==> run a: inputs <==
==> flow/design.v (excerpt) <==
module milestone1 (
	input logic CLOCK_50_I,                    
	input logic resetn,
	input  logic            M1_en,
	output  logic            M1_end,
	output logic   [17:0]   SRAM_address,
	input  logic   [15:0]   SRAM_read_data,
	output logic   [15:0]   SRAM_write_data,
	output logic            SRAM_we_n
);
typedef enum logic [6:0] {
  S_DELAY1,
	S_IDLE,
	IN_S_0,
	IN_S_1,
	IN_S_2,
	IN_S_3,
	IN_S_4,
	IN_S_5,
	IN_S_6,
	IN_S_7,
	IN_S_8,
	IN_S_9,
	IN_S_10,
	IN_S_11,
	IN_S_12,
	IN_S_13,
	IN_S_14,
	IN_S_15,
	IN_S_16,
	IN_S_17,
	IN_S_18,
	IN_S_19,
	IN_S_20,
	IN_S_21,
	CC_S0_0,
	CC_S0_1,
	CC_S0_2,
	CC_S0_3,
	CC_S0_4,
	CC_S0_5,
	CC_S1_0,
	CC_S1_1,
	CC_S1_2,
	CC_S1_3,
	CC_S1_4,
	CC_S1_5,
	EN_S_0,
	EN_S_1,
	EN_S_2,
	EN_S_3,
	EN_S_4,
	EN_S_5,
	EN_S_6,
	EN_S_7,
	EN_S_8,
	EN_S_9,
	EN_S_10,
	EN_S_11,
	EN_S_12,
	EN_S_13,
	EN_S_14,
	EN_S_15,
	EN_S_16,
	EN_S_17,
	EN_S_18,
	EN_S_19,
	EN_S_20,
	EN_S_21,
	EN_S_22,
	EN_S_23,
	EN_S_24,
	EN_S_25,
	EN_S_26,
	EN_S_27
} M1_state;
M1_state state;
parameter Yaddress = 18'd0,
Uaddress = 18'd38400,
Vaddress = 18'd57600,
RGBaddress = 18'd146944;
logic [17:0] data_counter;
logic [17:0] Y_counter;
logic [17:0] RGB_counter;
logic [17:0] U_counter; 
logic [9:0] Vert_count;
logic [9:0] Hori_count;
logic [15:0] Y;
logic [7:0] U [5:0];
logic [7:0] V [5:0];
logic [7:0] Ytest;
logic [7:0] Utest;
logic [7:0] Vtest;
logic [15:0] UPrime;
logic [15:0] VPrime;
logic [32:0] U_Even;
logic [32:0] U_Odd;
logic [32:0] V_Even;
logic [32:0] V_Odd;
logic [15:0] STORY;
logic [15:0] STORU;
logic [15:0] STORV;
logic [31:0] ans1;
logic [31:0] ans2;
logic [15:0] R;
logic [15:0] G;
logic [15:0] B;
logic [31:0] R0;
logic [31:0] G0;
logic [31:0] B0;
logic [31:0] R1;
logic [31:0] G1;
logic [31:0] B1;
logic [31:0] Mult_op_1, Mult_op_2, Mult_op_3, Mult_op_4, Mult_op_5, Mult_op_6, Mult_op_7, Mult_op_8;
logic [31:0] Mult_result1, Mult_result2, Mult_result3, Mult_result4;
logic [63:0] Mult_result_long1, Mult_result_long2, Mult_result_long3, Mult_result_long4;
assign Mult_result_long1 = Mult_op_1 * Mult_op_2;
assign Mult_result1 = Mult_result_long1[31:0];
assign Mult_result_long2 = Mult_op_3 * Mult_op_4;
  ...
clock: 7.24 ns
lec_check: 0
cap_margin: 25
cell_pad_in_sites_global_placement: 3
core_margin: 2
core_utilization: 70
place_density_lb_addon: 0.01
slew_margin: 20
tns_end_percent: 30
run.sh (not shown) runs the stock make flow with config.mk's settings and CLKGATE_MAP_FILE=.
==> run b: changes against run a <==
CAP_MARGIN = 20   (was 25)
CELL_PAD_IN_SITES_GLOBAL_PLACEMENT = not set   (was 3)
CORE_UTILIZATION = 29   (was 70)
PLACE_DENSITY_LB_ADDON = not set   (was 0.01)
TNS_END_PERCENT = not set   (was 30)
==> flow/constraint.sdc (replaced) <==
create_clock -name core_clock -period 12.5 [get_ports {CLOCK_50_I}]
set_input_delay 2.5000 -clock core_clock [delete_from_list [all_inputs] [get_ports {CLOCK_50_I}]]
set_output_delay 2.5000 -clock core_clock [all_outputs]
set_load 0.01 [all_outputs]
==> run c: changes against run a <==
CAP_MARGIN = 15   (was 25)
CELL_PAD_IN_SITES_GLOBAL_PLACEMENT = not set   (was 3)
CORE_UTILIZATION = 65   (was 70)
PLACE_DENSITY_LB_ADDON = not set   (was 0.01)
TNS_END_PERCENT = 10   (was 30)
==> flow/constraint.sdc (replaced) <==
create_clock -name core_clock -period 8.48 [get_ports {CLOCK_50_I}]
set_input_delay 1.6960 -clock core_clock [delete_from_list [all_inputs] [get_ports {CLOCK_50_I}]]
set_output_delay 1.6960 -clock core_clock [all_outputs]
set_load 0.01 [all_outputs]
==> run d: changes against run a <==
CAP_MARGIN = 20   (was 25)
CELL_PAD_IN_SITES_GLOBAL_PLACEMENT = not set   (was 3)
CORE_UTILIZATION = 40   (was 70)
PLACE_DENSITY_LB_ADDON = not set   (was 0.01)
TNS_END_PERCENT = not set   (was 30)
==> flow/constraint.sdc (replaced) <==
create_clock -name core_clock -period 13.0 [get_ports {CLOCK_50_I}]
set_input_delay 2.6000 -clock core_clock [delete_from_list [all_inputs] [get_ports {CLOCK_50_I}]]
set_output_delay 2.6000 -clock core_clock [all_outputs]
set_load 0.01 [all_outputs]
==> comparison table <==
metric	run b	run d	run c	run a
Result of the run	no timing/DRC/antenna violations	no timing/DRC/antenna violations	finished with violations	aborted with a tool error
Stage where the flow stopped	-	-	-	3_1_place_gp_skip_io
Violated checks	-	-	negative setup slack	-
Antenna violations before repair	6	2	18	-
Source of the worst register-to-register timing path	state[4]$_DFF_PN0_	state[2]$_DFF_PN0_	state[4]$_DFF_PN0_	-
Largest net degree at the start of global routing	142	166	136	-
Floorplan Core Area	215,000 µm²	156,000 µm²	95,300 µm²	88,600 µm²
Final std cells w/o fill	10,200	9,350	10,100	-
Min Hold Slack	0.473 ns	0.463 ns	0.460 ns	-
Pre-CTS WS	0.732 ns	0.871 ns	-1.76 ns	-
Largest clock skew in the final design	0.0294 ns	0.0648 ns	0.0362 ns	-
Critical Path Start	state[4]$_DFF_PN0_	state[2]$_DFF_PN0_	state[4]$_DFF_PN0_	-
Top Layer Used	met4	met4	met5	-
Max-cap violations	0	0	0	-
Critical path arrival	12.24 ns	12.76 ns	11.16 ns	-
PortBufs	54	54	54	-
DIE HEIGHT	469 µm	400 µm	315 µm	303 µm
Sum of overflow across all layers after global routing	0	0	0	-
RD Place Congestion	0.940	0.947	1.02	-
Multi-input gate share of total cell area	61.8%	62.7%	56.3%	-
